Setup of old:
==> flow/design.v (excerpt) <==
module smul_q31 (
    input  logic        clk,
    input  logic        reset,
    input  logic        go,
    input  logic [31:0] left,
    input  logic [31:0] right,
    output logic [31:0] out,
    output logic        done
);
export LEC_CHECK = 0
export CAP_MARGIN = 20
export CORE_ASPECT_RATIO = 0.5
export CORE_MARGIN = 2
export CORE_UTILIZATION = 72
export CTS_CLUSTER_DIAMETER = 373
export CTS_CLUSTER_SIZE = 95
export SETUP_SLACK_MARGIN = 0.39
export SLEW_MARGIN = 20
export TNS_END_PERCENT = 10
create_clock -name core_clock -period 5.67 [get_ports {clk}]
run.sh (not shown) runs the stock make flow with config.mk's settings and CLKGATE_MAP_FILE=.
What the final checks of old revealed, after a flow that finished every stage, was a layout that fails on setup timing.
Input-level comparison between new and old:
- CORE_UTILIZATION now 64, was 72
- CTS_CLUSTER_DIAMETER no longer set, was 373
- CTS_CLUSTER_SIZE no longer set, was 95
- SETUP_SLACK_MARGIN no longer set, was 0.39
- CORE_ASPECT_RATIO no longer set, was 0.5
- TNS_END_PERCENT no longer set, was 10
- the clock period (ns, I/O delays scaled along) now 12.4, was 5.67
### Flow results
new reached the final stage; the timing, design-rule and antenna checks on its layout passed. Area taken by multi-input logic gates on new is down relative to old. For the total power per unit cell area, new came in 56% lower than old did. new vs old, sequential cell fraction of total power went up by 2.9 points. The largest driver fanout on the critical path of new exceeds that of old by 15. Higher post-route cell area among new and old: old. Summary of new over old: initial core utilization lower, count of plain and timing-repair buffers in the layout decreased by 399 relative to the old numbers. Re via count: new is 2,165 down on old.

* * *

== north ==
The RTL this note starts from:
==> flow/design.v <==
/*verilator lint_off MULTITOP*/
module num_rpad #(
    parameter int IN_WIDTH  = 32,
    parameter int OUT_WIDTH = 32
) (
    input  logic [ IN_WIDTH-1:0] in,
    output logic [OUT_WIDTH-1:0] out
);
  localparam int EXTEND = OUT_WIDTH - IN_WIDTH;
  assign out = {in, {EXTEND{1'b0}}};
endmodule
module num_sneg #(
    parameter int WIDTH = 32
) (
    input  logic signed [WIDTH-1:0] in,
    output logic signed [WIDTH-1:0] out
);
  assign out = -in;
endmodule
module num_sabs #(
    parameter int WIDTH = 32
) (
    input  logic signed [WIDTH-1:0] in,
    output logic signed [WIDTH-1:0] out
);
  assign out = in[WIDTH-1] ? -in : in;
endmodule
module num_min #(
    parameter int WIDTH = 32
) (
    input  logic [WIDTH-1:0] left,
    input  logic [WIDTH-1:0] right,
    output logic [WIDTH-1:0] out
);
  assign out = (left < right) ? left : right;
endmodule
module num_max #(
    parameter int WIDTH = 32
) (
    input  logic [WIDTH-1:0] left,
    input  logic [WIDTH-1:0] right,
    output logic [WIDTH-1:0] out
);
  assign out = (left > right) ? left : right;
endmodule
module num_smin #(
    parameter int WIDTH = 32
) (
    input  logic signed [WIDTH-1:0] left,
    input  logic signed [WIDTH-1:0] right,
    output logic signed [WIDTH-1:0] out
);
  assign out = (left < right) ? left : right;
endmodule
module num_smax #(
    parameter int WIDTH = 32
) (
    input  logic signed [WIDTH-1:0] left,
    input  logic signed [WIDTH-1:0] right,
    output logic signed [WIDTH-1:0] out
);
  assign out = (left > right) ? left : right;
endmodule
module num_ssignbit #(
    parameter int WIDTH = 32
) (
    input logic signed [WIDTH-1:0] in,
    output logic out
);
  assign out = in[WIDTH-1];
endmodule
module num_sadd #(
    parameter int LEFT_WIDTH = 32,
    parameter int LEFT_LSB = 0,
    parameter int RIGHT_WIDTH = 32,
    parameter int RIGHT_LSB = 0,
    parameter int OUT_WIDTH = 33
) (
    input  logic signed [ LEFT_WIDTH-1:0] left,
    input  logic signed [RIGHT_WIDTH-1:0] right,
    output logic signed [  OUT_WIDTH-1:0] out
);
  logic signed [  LEFT_LSB+LEFT_WIDTH-1:0] left_aligned;
  logic signed [RIGHT_LSB+RIGHT_WIDTH-1:0] right_aligned;
  assign left_aligned = {left, {LEFT_LSB{1'b0}}};
  assign right_aligned = {right, {RIGHT_LSB{1'b0}}};
  assign out = left_aligned + right_aligned;
endmodule
module num_smul #(
    parameter int LEFT_WIDTH = 32,
    parameter int RIGHT_WIDTH = 32,
    parameter int OUT_WIDTH = 64,
    parameter int OUT_LSB = 0
) (
    input  logic signed [ LEFT_WIDTH-1:0] left,
    input  logic signed [RIGHT_WIDTH-1:0] right,
    input  logic                          go,
    input  logic                          reset,
    input  logic                          clk,
    output logic signed [  OUT_WIDTH-1:0] out,
    output logic                          done
);
  logic [1:0] done_buffer;
  assign done = done_buffer[1];
  logic signed [       LEFT_WIDTH-1:0] left_tmp;
  logic signed [      RIGHT_WIDTH-1:0] right_tmp;
  logic signed [OUT_LSB+OUT_WIDTH-1:0] out_tmp;
  assign out = out_tmp[OUT_LSB+OUT_WIDTH-1:OUT_LSB];
  always_ff @(posedge clk) begin
    if (go) begin
      done_buffer[0] <= 1;
      done_buffer[1] <= done_buffer[0];
    end else begin
      done_buffer <= 0;
    end
  end
  always_ff @(posedge clk) begin
    if (!reset && go) begin
      left_tmp  <= left;
      right_tmp <= right;
    end else begin
      left_tmp  <= 0;
      right_tmp <= 0;
    end
  end
  always_ff @(posedge clk) begin
    if (reset) begin
      out_tmp <= 0;
    end else if (go) begin
      out_tmp <= left_tmp * right_tmp;
    end else begin
      out_tmp <= out_tmp;
    end
  end
endmodule
module smul_q31 (
    input  logic        clk,
    input  logic        reset,
    input  logic        go,
    input  logic [31:0] left,
    input  logic [31:0] right,
    output logic [31:0] out,
    output logic        done
);
  num_smul #(
      .LEFT_WIDTH (32),
      .RIGHT_WIDTH(32),
      .OUT_WIDTH  (32),
      .OUT_LSB    (31)
  ) mul (
      .left (left),
      .right(right),
      .go   (go),
      .reset(reset),
      .clk  (clk),
      .out  (out),
      .done (done)
  );
endmodule
Settings: LEC_CHECK=0, CAP_MARGIN=40, CORE_ASPECT_RATIO=0.5, CORE_MARGIN=2, CORE_UTILIZATION=72, CTS_CLUSTER_DIAMETER=373, CTS_CLUSTER_SIZE=95, PLACE_DENSITY=0.4, SETUP_SLACK_MARGIN=0.74, SLEW_MARGIN=20, TNS_END_PERCENT=10; clock period 5.67 ns.
north: complete, dirty (setup timing)
> inputs changed (north -> south)
==> flow/config.mk <==
export PLATFORM = sky130hd
export DESIGN_NAME = smul_q31
export DESIGN_NICKNAME = smul_q31
export VERILOG_FILES = /design/flow/design.v
export SDC_FILE = /design/flow/constraint.sdc
export NUM_CORES = 4
export LEC_CHECK = 0
export ABC_AREA = 1
export CAP_MARGIN = 20
export CORE_ASPECT_RATIO = 0.5
export CORE_MARGIN = 2
export CORE_UTILIZATION = 72
export CTS_CLUSTER_DIAMETER = 372
export CTS_CLUSTER_SIZE = 99
export PLACE_DENSITY = 0.39
export SLEW_MARGIN = 20
export TNS_END_PERCENT = 15
Findings:
What the final checks of north revealed, after a flow that finished every stage, was a layout that fails on setup timing.
south: it failed with a tool error in global routing (5_1_grt), so there are no final results.
Going from north to south, the core region area was found to have gone up by about 7%.
Total cell area reported by yosys after synthesis is lower on north
For half-perimeter wire length after placement, dividing the value from north by the value from south gives 0.69.
Re async set or reset register ratio after synthesis: no difference whatsoever between south and north.
Compared to north, south has worst setup slack after placement 240 ps higher.
NOTE: synthesized-area fraction occupied by adder cells in south falls short of that of north
The initial core utilization of north and that of south are within noise of each other.
#### Input delta (east over south)
==> flow/config.mk <==
export PLATFORM = sky130hd
export DESIGN_NAME = smul_q31
export DESIGN_NICKNAME = smul_q31
export VERILOG_FILES = /design/flow/design.v
export SDC_FILE = /design/flow/constraint.sdc
export NUM_CORES = 4
export LEC_CHECK = 0
export CAP_MARGIN = 20
export CORE_MARGIN = 2
export CORE_UTILIZATION = 72
export PLACE_DENSITY = 0.42
export SLEW_MARGIN = 20
==> flow/constraint.sdc <==
create_clock -name core_clock -period 9.72 [get_ports {clk}]
set_input_delay 1.9440 -clock core_clock [delete_from_list [all_inputs] [get_ports {clk}]]
set_output_delay 1.9440 -clock core_clock [all_outputs]
set_load 0.01 [all_outputs]
### Flow results
east: flow completed, timing, DRC and antenna clean. Chip area (lower): east. Going from south to east, the number of gates resized after CTS was found to have gone down by 215. The area reported by Yosys stat of east falls short of that of south by 6.2%. Between east and south, it is east whose share of synthesized area occupied by flip-flops and latches is higher, by 0.32 points.
The following lists how west was set up differently from east:
-- flow/config.mk --
<<< east, line 9
export CORE_MARGIN = 2
export CORE_UTILIZATION = 72
export PLACE_DENSITY = 0.42
export SLEW_MARGIN = 20
>>> west, line 9
export CORE_MARGIN = 2
export CORE_UTILIZATION = 65
export CTS_CLUSTER_SIZE = 66
export MAX_ROUTING_LAYER = met4
export SLEW_MARGIN = 20
==> flow/constraint.sdc <==
create_clock -name core_clock -period 6.5 [get_ports {clk}]
set_input_delay 1.3000 -clock core_clock [delete_from_list [all_inputs] [get_ports {clk}]]
set_output_delay 1.3000 -clock core_clock [all_outputs]
set_load 0.01 [all_outputs]
[summary]
Summary of east and west: one run falls short of a clean finish, namely west. To summarise west: no stage aborted, but the layout did not pass its checks, failing on setup timing. Higher layout buffering overhead excluding clock cells among west and east: west. In the metrics for west and east, the one carrying the higher utilization is west. Of west and east, the higher die outline height belongs to west. Looking at multi-input gate share of the layout cell area, west sits below east. NOTE total vias in the final route east->west increased by a few percent. Looking at final worst-path setup slack, west sits 1870 ps lower than east does. Row data arrival time of the critical path: west lower / east higher. The power of west exceeds that of east by 81%.
The inputs of middle differ from those of west as listed below.
-- flow/config.mk --
<<< west, line 9
export CORE_MARGIN = 2
export CORE_UTILIZATION = 65
export CTS_CLUSTER_SIZE = 66
export MAX_ROUTING_LAYER = met4
export SLEW_MARGIN = 20
>>> middle, line 9
export CORE_MARGIN = 2
export CORE_UTILIZATION = 72
export CTS_CLUSTER_SIZE = 66
export MAX_ROUTING_LAYER = met4
export PLACE_DENSITY_LB_ADDON = 0.23
export SETUP_SLACK_MARGIN = 1.22
export SLEW_MARGIN = 20
==> flow/constraint.sdc <==
create_clock -name core_clock -period 10.2 [get_ports {clk}]
set_input_delay 2.0400 -clock core_clock [delete_from_list [all_inputs] [get_ports {clk}]]
set_output_delay 2.0400 -clock core_clock [all_outputs]
set_load 0.01 [all_outputs]
Results
From west to middle the numbers moved as follows: core region area lost 6100 um^2; power share of the combinational group fell 8.1 points; worst hold slack went down. Total net switching power was lower in middle than in west. Routing usage on met2: middle vs west down 2.4 points. As far as clock network latency to the later pin of the worst-skew pair is concerned, west and middle perform about the same. Clock sink count: west vs middle identical. The peak ir drop on the vdd network number comes out higher for west vs middle. middle closes out successfully: all stages finished, all timing, DRC and antenna checks passed.
Power is estimated from default activity; no workload was simulated.
